==> inputs of try-ember <==
## fpmultiplier
module fpmultiplier (output logic [31:0] product, output logic ready,
		input logic [31:0] a, input logic clock, nreset);
enum {activation, start, loada, loadb, check, special, regularcalculation,carries, final_output}state;
logic [31:0] multi_a, multi_b;
logic [47:0] manti_48bit;
logic [22:0] manti_23bit; 
logic [9:0] expon; 
logic sign;
logic infinite_a,NaN_a,zero_a,infinite_b,NaN_b,zero_b; 
assign  infinite_a = (multi_a[30:23]==8'b11111111)&&(multi_a[22:0]==0);
assign  NaN_a = (multi_a[30:23]==8'b11111111)&&(multi_a[22:0]!=0);
assign  zero_a = (multi_a[30:23]==0);
assign  infinite_b = (multi_b[30:23]==8'b11111111)&&(multi_b[22:0]==0);
assign  NaN_b = (multi_b[30:23]==8'b11111111)&&(multi_b[22:0]!=0);
assign  zero_b = (multi_b[30:23]==0); 
always_ff @(posedge clock, negedge nreset)
if (~nreset)
  begin 
  product <=0;
  multi_a <= 0;
  multi_b <= 0;
  state <= start;
  ready <= 0;
  end
else
begin 
  case (state)
    activation:
           begin
           ready <=1;
           end
    start: 
           begin
           ready <= 0;
           state <= loada;
           end
    loada: 
           begin 
           multi_a <= a;
           state <= loadb;
           end
    loadb: 
           begin
  ...
==> flow/config.mk <==
export PLATFORM = sky130hd
export DESIGN_NAME = fpmultiplier
export DESIGN_NICKNAME = fpmultiplier
export VERILOG_FILES = /design/flow/design.v
export SDC_FILE = /design/flow/constraint.sdc
export NUM_CORES = 4
export LEC_CHECK = 0
export CAP_MARGIN = 15
export CORE_MARGIN = 7
export CORE_UTILIZATION = 17
export CTS_CLUSTER_DIAMETER = 104
export GPL_TIMING_DRIVEN = 0
export HOLD_SLACK_MARGIN = 0.06
export MAX_ROUTING_LAYER = met4
export PLACE_DENSITY_LB_ADDON = 0.22
export SLEW_MARGIN = 15
==> flow/constraint.sdc <==
create_clock -name core_clock -period 8.34 [get_ports {clock}]
set_input_delay 1.6680 -clock core_clock [delete_from_list [all_inputs] [get_ports {clock}]]
set_output_delay 1.6680 -clock core_clock [all_outputs]
set_load 0.01 [all_outputs]
run.sh (not shown) runs the stock make flow with config.mk's settings and CLKGATE_MAP_FILE=.
==> try-fjord (differences from try-ember) <==
==> flow/config.mk (replaced) <==
export PLATFORM = sky130hd
export DESIGN_NAME = fpmultiplier
export DESIGN_NICKNAME = fpmultiplier
export VERILOG_FILES = /design/flow/design.v
export SDC_FILE = /design/flow/constraint.sdc
export NUM_CORES = 4
export LEC_CHECK = 0
export CAP_MARGIN = 20
export CORE_MARGIN = 2
export CORE_UTILIZATION = 36
export PLACE_DENSITY = 0.6
export SLEW_MARGIN = 20
==> flow/constraint.sdc (replaced) <==
create_clock -name core_clock -period 13.4 [get_ports {clock}]
set_input_delay 2.6800 -clock core_clock [delete_from_list [all_inputs] [get_ports {clock}]]
set_output_delay 2.6800 -clock core_clock [all_outputs]
set_load 0.01 [all_outputs]
==> try-zinc (differences from try-ember) <==
==> flow/config.mk (replaced) <==
export PLATFORM = sky130hd
export DESIGN_NAME = fpmultiplier
export DESIGN_NICKNAME = fpmultiplier
export VERILOG_FILES = /design/flow/design.v
export SDC_FILE = /design/flow/constraint.sdc
export NUM_CORES = 4
export LEC_CHECK = 0
export CAP_MARGIN = 20
export CORE_MARGIN = 2
export CORE_UTILIZATION = 66
export PLACE_DENSITY = 0.6
export SLEW_MARGIN = 20
==> flow/constraint.sdc (replaced) <==
create_clock -name core_clock -period 13.4 [get_ports {clock}]
set_input_delay 2.6800 -clock core_clock [delete_from_list [all_inputs] [get_ports {clock}]]
set_output_delay 2.6800 -clock core_clock [all_outputs]
set_load 0.01 [all_outputs]
==> qor summary <==
| quantity | try-zinc | try-ember | try-fjord |
|---|---|---|---|
| Status | complete, no violations | complete, no violations | complete, no violations |
| Number of instances in the placed design | 3,041 | 4,557 | 3,445 |
| Transition time of the tightest slew-check pin | 1.14 ns | 1.16 ns | 1.14 ns |
| Met1 track demand over resource in global routing | 47.0% | 16.4% | 26.7% |
| Fillcell total | 2,843 | 16,100 | 6,640 |
| Routing usage on met3 | 6.61% | 1.89% | 2.42% |
| Clock transition at the register clock pins on the worst setup and hold paths after CTS | 0.07 ns | 0.08 ns | 0.07 ns |
| Clk network pwr share | 50.0% | 52.0% | 52.1% |
| Total power of the final layout | 0.921 mW | 1.55 mW | 0.964 mW |
| Router iterations before antenna repair | 5 | 7 | 5 |
| Die width | 197 um | 394 um | 265 um |
| Core box area | 0.0366 mm2 | 0.143 mm2 | 0.0673 mm2 |
| Reg2reg start | multi_b[8] | multi_b[8] | multi_a[8] |
| Portion of the clock cycle consumed by the worst path in the final layout | 63.6% | 97.9% | 62.1% |
| Fraction of met2 tracks used by global routing | 61.1% | 19.4% | 35.7% |
| Signal buf overhead | 3.82% | 4.30% | 3.61% |
| Final instance area | 0.0262 mm2 | 0.0283 mm2 | 0.0267 mm2 |
| WP buf/inv | 7 | 5 | 7 |

* * *

==> inputs of build 48 <==
==> flow/design.v <==
module fpmultiplier (output logic [31:0] product, output logic ready,
		input logic [31:0] a, input logic clock, nreset);
enum {activation, start, loada, loadb, check, special, regularcalculation,carries, final_output}state;
logic [31:0] multi_a, multi_b;
logic [47:0] manti_48bit;
logic [22:0] manti_23bit; 
logic [9:0] expon; 
logic sign;
logic infinite_a,NaN_a,zero_a,infinite_b,NaN_b,zero_b; 
assign  infinite_a = (multi_a[30:23]==8'b11111111)&&(multi_a[22:0]==0);
assign  NaN_a = (multi_a[30:23]==8'b11111111)&&(multi_a[22:0]!=0);
assign  zero_a = (multi_a[30:23]==0);
assign  infinite_b = (multi_b[30:23]==8'b11111111)&&(multi_b[22:0]==0);
assign  NaN_b = (multi_b[30:23]==8'b11111111)&&(multi_b[22:0]!=0);
assign  zero_b = (multi_b[30:23]==0); 
always_ff @(posedge clock, negedge nreset)
if (~nreset)
  begin 
  product <=0;
  multi_a <= 0;
  multi_b <= 0;
  state <= start;
  ready <= 0;
  end
else
begin 
  case (state)
    activation:
           begin
           ready <=1;
           end
    start: 
           begin
           ready <= 0;
           state <= loada;
           end
    loada: 
           begin 
           multi_a <= a;
           state <= loadb;
           end
    loadb: 
           begin
           multi_b <= a;
           state <= check;        
           end
    check:
           begin
           sign <= multi_a[31]^multi_b[31];
           if(NaN_a||infinite_a||zero_a||NaN_b||infinite_b||zero_b)
           state <= special;
           else
           state <= regularcalculation;
           end
    special:
           begin
            state <= final_output;
            if (NaN_a||NaN_b) 
              begin
              expon <= 10'b0011111111;
              manti_23bit <= 1;
              end
            else if (infinite_a||infinite_b) 
              begin
              if (zero_a|zero_b)  
                begin
                expon <= 10'b0011111111;
                manti_23bit <= 1;  
                end
              else 
                begin
                expon <= 10'b0011111111;
                manti_23bit <= 0;
                end
              end
            else 
              begin 
              expon <= 10'b0000000000;
              manti_23bit <= 0;
              end
           end
    regularcalculation:
           begin
           state <= carries;
           sign <= multi_a[31]^multi_b[31];
           manti_48bit <= {1'b1, {multi_a[22:0]}}*{1'b1, {multi_b[22:0]}};
           expon <= {2'b00,multi_a[30:23]}+{2'b00,multi_b[30:23]}-10'd127; 
           end 
    carries:
           begin 
           state <= final_output;
           if (manti_48bit[47]==1)  
             begin
             expon <= expon + 1'b1; 
             manti_48bit <= manti_48bit>>1|{{25{1'b0}},1'b1,{22{1'b0}}}; 
             end
           else
             begin  
             manti_48bit <= manti_48bit|{{25{1'b0}},1'b1,{22{1'b0}}}; 
             end
           end
    final_output:
           begin 
           ready <= 1;
           state <= start;        
           if (NaN_a||infinite_a||zero_a||NaN_b||infinite_b||zero_b)
             product <= {sign,expon[7:0],manti_23bit};
           else if ($signed(expon) >= 255)
             product <= {sign,8'b11111111,23'd0};
           else if ($signed(expon) <= 0)
             product <= {sign,31'd0};
           else 
             product <= {sign,expon[7:0],manti_48bit[45:23]};
           end 
  endcase
end
endmodule
==> flow/run.sh <==
#!/bin/bash
# the make line also repeats each setting of config.mk as NAME=value (left out here)
make -C /OpenROAD-flow-scripts/flow DESIGN_CONFIG=/design/flow/config.mk WORK_HOME=/design/flow/orfs CLKGATE_MAP_FILE= finish
==> flow/config.mk <==
export PLATFORM = sky130hd
export DESIGN_NAME = fpmultiplier
export DESIGN_NICKNAME = fpmultiplier
export VERILOG_FILES = /design/flow/design.v
export SDC_FILE = /design/flow/constraint.sdc
export NUM_CORES = 4
export LEC_CHECK = 0
export CAP_MARGIN = 20
export CORE_MARGIN = 2
export CORE_UTILIZATION = 72
export CTS_CLUSTER_DIAMETER = 27
export PLACE_DENSITY_LB_ADDON = 0.2
export SETUP_SLACK_MARGIN = 1.85
export SLEW_MARGIN = 20
==> flow/constraint.sdc <==
create_clock -name core_clock -period 7.35 [get_ports {clock}]
set_input_delay 1.4700 -clock core_clock [delete_from_list [all_inputs] [get_ports {clock}]]
set_output_delay 1.4700 -clock core_clock [all_outputs]
set_load 0.01 [all_outputs]
==> inputs of build 49, as changes to build 48 <==
- ABC_AREA: default -> 1
- CTS_CLUSTER_SIZE: default -> 72
- SETUP_SLACK_MARGIN: 1.85 -> 0.72
==> results.txt <==
run results: status failed layout checks, final setup margin -0.1769 ns, endpoints failing setup 4, Layout Check Fails setup timing
That was build 48.
==> results.txt <==
run results: status finished clean, final setup margin approximately 0.6 ns, endpoints failing setup 0, Global Route met1 Usage between 50% and 60%, Worst path slowest cell fa_2, Post-synth top cells 997 x inv_1, 811 x nand2_1, 482 x fa_1, Longest Clk Path Bufs 2, IO Count approximately 67
That was build 49.

* * *

==> inputs of job 423 <==
// fpmultiplier: RTL as listed in full above, without the edits since
clock: 6.26 ns
lec_check: 0
cap_margin: 20
core_margin: 2
core_utilization: 66
cts_cluster_diameter: 31
hold_slack_margin: -0.09
place_density: 0.6
setup_slack_margin: 0.83
slew_margin: 20
tns_end_percent: 5
==> inputs of job 6089, as changes to job 423 <==
ABC_AREA = 1   (was unset)
CORE_UTILIZATION = 72   (was 66)
CTS_CLUSTER_DIAMETER = 375   (was 31)
CTS_CLUSTER_SIZE = 97   (was unset)
HOLD_SLACK_MARGIN = unset   (was -0.09)
PLACE_DENSITY = 0.38   (was 0.6)
SETUP_SLACK_MARGIN = unset   (was 0.83)
TNS_END_PERCENT = 40   (was 5)
==> flow/constraint.sdc (replaced) <==
create_clock -name core_clock -period 6.56 [get_ports {clock}]
set_input_delay 1.3120 -clock core_clock [delete_from_list [all_inputs] [get_ports {clock}]]
set_output_delay 1.3120 -clock core_clock [all_outputs]
set_load 0.01 [all_outputs]
==> results <==
Area fraction in and, or, nand and nor cells: job 423 0.1477; job 6089 0.1629
Fin crit share: job 423 1.098; job 6089 1.004
Count of multi-input combinational gates: job 423 1711; job 6089 2009
R2r endpoint: job 423 manti_48bit[45]; job 6089 manti_48bit[38]
Gate power share: job 423 0.022; job 6089 0.023
Pin count of the biggest net entering global routing: job 423 71; job 6089 62
Floorplan Nets: job 423 3289; job 6089 3984
DR iter-0 viols: job 423 1334; job 6089 2631
Sequential cell fraction of total power: job 423 0.461; job 6089 0.465
Via count of the first global-routing pass: job 423 21070; job 6089 23200
Tap Cells: job 423 468; job 6089 461
Area fraction in full adders, half adders and majority gates: job 423 0.4886; job 6089 0.4650
Data arrival at the endpoint of the critical path: job 423 7.05 ns; job 6089 6.78 ns
Total cells reported by yosys after synthesis: job 423 2587; job 6089 3282
Result of the run: job 423 failed layout checks; job 6089 failed layout checks
Violated checks: job 423 setup timing; job 6089 setup timing
HPWL Detailed: job 423 56640 µm; job 6089 60770 µm
Post-CTS setup buffers: job 423 34; job 6089 2
Reported sequential group power: job 423 0.946 mW; job 6089 0.903 mW

* * *

==> v1 <==
RTL: the design.v shown in full above, as it stands there.
Settings: LEC_CHECK=0, CAP_MARGIN=15, CORE_MARGIN=7, CORE_UTILIZATION=32, CTS_CLUSTER_DIAMETER=104, GPL_TIMING_DRIVEN=1, HOLD_SLACK_MARGIN=0.06, MAX_ROUTING_LAYER=met4, MIN_ROUTING_LAYER=met2, PLACE_DENSITY_LB_ADDON=0.22, SLEW_MARGIN=15; clock period 8.34 ns.
==> inputs of v20, as changes to v1 <==
==> flow/config.mk (replaced) <==
export PLATFORM = sky130hd
export DESIGN_NAME = fpmultiplier
export DESIGN_NICKNAME = fpmultiplier
export VERILOG_FILES = /design/flow/design.v
export SDC_FILE = /design/flow/constraint.sdc
export NUM_CORES = 4
export LEC_CHECK = 0
export ABC_AREA = 1
export CAP_MARGIN = 20
export CORE_ASPECT_RATIO = 1.02
export CORE_MARGIN = 9
export CORE_UTILIZATION = 40
export CTS_CLUSTER_SIZE = 72
export GPL_TIMING_DRIVEN = 1
export MAX_ROUTING_LAYER = met4
export PLACE_DENSITY = 0.47
export SETUP_SLACK_MARGIN = 1.93
export SLEW_MARGIN = 0
==> flow/constraint.sdc (replaced) <==
create_clock -name core_clock -period 9.37 [get_ports {clock}]
set_input_delay 1.8740 -clock core_clock [delete_from_list [all_inputs] [get_ports {clock}]]
set_output_delay 1.8740 -clock core_clock [all_outputs]
set_load 0.01 [all_outputs]
==> results <==
v20 produced a clean layout. v1 completed with no timing, DRC or antenna violations.
Against v1, the clock power of v20 is lower by about 6%.
Design area: v20 is higher than v1 (3.0%).
In v20 the global-route usage is lower than in v1, by 5.1 points.
The first-iteration DRC count of v1 is 2.7 times that of v20.
In v1 the via count is higher than in v20, by about 20%.
Core utilization: v1 is lower than v20 (8.3 points).

* * *

==> inputs of v10 <==
// fpmultiplier: RTL as listed in full above, without the edits since
Settings: LEC_CHECK=0, ABC_AREA=1, CAP_MARGIN=20, CORE_ASPECT_RATIO=1.23, CORE_MARGIN=2, CORE_UTILIZATION=72, CTS_CLUSTER_SIZE=11, PLACE_DENSITY=0.6, SETUP_SLACK_MARGIN=0.25, SLEW_MARGIN=20; clock period 3.59 ns.
==> v12: changes against v10 <==
ABC_AREA = not set   (was 1)
CORE_ASPECT_RATIO = 0.5   (was 1.23)
CTS_CLUSTER_DIAMETER = 373   (was not set)
CTS_CLUSTER_SIZE = 97   (was 11)
PLACE_DENSITY = 0.38   (was 0.6)
SETUP_SLACK_MARGIN = not set   (was 0.25)
TNS_END_PERCENT = 40   (was not set)
==> flow/constraint.sdc (replaced) <==
create_clock -name core_clock -period 6.56 [get_ports {clock}]
set_input_delay 1.3120 -clock core_clock [delete_from_list [all_inputs] [get_ports {clock}]]
set_output_delay 1.3120 -clock core_clock [all_outputs]
set_load 0.01 [all_outputs]
==> v16: changes against v10 <==
ABC_AREA = not set   (was 1)
CORE_ASPECT_RATIO = not set   (was 1.23)
CORE_UTILIZATION = 58   (was 72)
CTS_CLUSTER_SIZE = not set   (was 11)
SETUP_SLACK_MARGIN = not set   (was 0.25)
TNS_END_PERCENT = 5   (was not set)
==> flow/constraint.sdc (replaced) <==
create_clock -name core_clock -period 5.93 [get_ports {clock}]
set_input_delay 1.1860 -clock core_clock [delete_from_list [all_inputs] [get_ports {clock}]]
set_output_delay 1.1860 -clock core_clock [all_outputs]
set_load 0.01 [all_outputs]
==> notes <==
- v12 reached the layout checks and failed them: setup timing. v16 finished but failed the layout checks on setup timing. v10 aborted during 5_1_grt, error GRT-0232.
- In clock power, v12 and v16 hardly differ.
- Design area is about the same in v16 and v12.
- In v12 the non-clock buffer count is lower than in v16, by 4.
- Against v12, the register-to-register slack of v16 is lower by 380 ps.
- In v12 the utilization is higher than in v16, by 18 points.
- Between v12 and v16, the lower critical path depth is in v16 (gap 2).
- Against v16, the synthesized cell count of v10 is higher by 27%.
- Against v12, the clock-buffer cell count of v16 is lower by 4.

* * *

==> inputs of 04-06 <==
// fpmultiplier: RTL as listed in full above, without the edits since
Settings: LEC_CHECK=0, ABC_AREA=1, CAP_MARGIN=20, CORE_MARGIN=2, CORE_UTILIZATION=54, CTS_CLUSTER_DIAMETER=219, CTS_CLUSTER_SIZE=98, GPL_ROUTABILITY_DRIVEN=0, PLACE_DENSITY=0.6, SLEW_MARGIN=20, TNS_END_PERCENT=100; clock period 9.0 ns.
==> inputs of 07-04, as changes to 04-06 <==
- CORE_UTILIZATION: 54 -> 72
- CTS_CLUSTER_DIAMETER: 219 -> unset
- CTS_CLUSTER_SIZE: 98 -> unset
- GPL_ROUTABILITY_DRIVEN: 0 -> unset
- TNS_END_PERCENT: 100 -> unset
==> flow/constraint.sdc (replaced) <==
create_clock -name core_clock -period 7.86 [get_ports {clock}]
set_input_delay 1.5720 -clock core_clock [delete_from_list [all_inputs] [get_ports {clock}]]
set_output_delay 1.5720 -clock core_clock [all_outputs]
set_load 0.01 [all_outputs]
==> inputs of 08-22, as changes to 04-06 <==
- ABC_AREA: 1 -> unset
- CORE_UTILIZATION: 54 -> 72
- CTS_CLUSTER_DIAMETER: 219 -> 27
- CTS_CLUSTER_SIZE: 98 -> unset
- GPL_ROUTABILITY_DRIVEN: 0 -> unset
- PLACE_DENSITY: 0.6 -> 0.64
- SETUP_SLACK_MARGIN: unset -> 1.39
- TNS_END_PERCENT: 100 -> unset
==> flow/constraint.sdc (replaced) <==
create_clock -name core_clock -period 7.22 [get_ports {clock}]
set_input_delay 1.4440 -clock core_clock [delete_from_list [all_inputs] [get_ports {clock}]]
set_output_delay 1.4440 -clock core_clock [all_outputs]
set_load 0.01 [all_outputs]
==> summary of the runs <==
- The lowest first-iteration DRC count belongs to 04-06, the highest to 07-04.
- The lowest final area belongs to 07-04, the highest to 08-22.
- Of 04-06 and 08-22, 04-06 has the higher synthesized cell count (gap 27%, measured against 08-22).
- In synthesized area, 04-06 and 07-04 do not differ.
- Against 08-22, the clock power of 04-06 is smaller by about 12%.
==> figures <==
quantity                                                                  08-22                    04-06                    07-04
Run status                                              complete, no violations  complete, no violations  complete, no violations
Source of the worst register-to-register timing path     multi_a[8]$_DFFE_PN0P_   multi_b[0]$_DFFE_PN0P_   multi_b[9]$_DFFE_PN0P_
PnR worst setup slack                                                 0.2522 ns                 1.592 ns                0.4308 ns
Vias per Instance                                                         6.099                    5.238                    5.692
Max Fanout on Critical Path                                                   7                       24                       25
Fraction of power consumed by sequential logic                            48.5%                    46.2%                    46.6%
Number of non-filler instances in the completed layout                     3186                     3907                     3758
Combinational gate area                                              18750 um^2               17770 um^2               17770 um^2
Post-route core utilization                                              84.66%                   58.16%                   77.49%
Fill cell total of the finished layout                                     1928                     4422                     2552
Post-layout nets                                                           3424                     3982                     3986
Combinational cell power                                              0.0380 mW                0.0307 mW                0.0353 mW
No activity file was given, so power comes from the tool's default toggle rates.
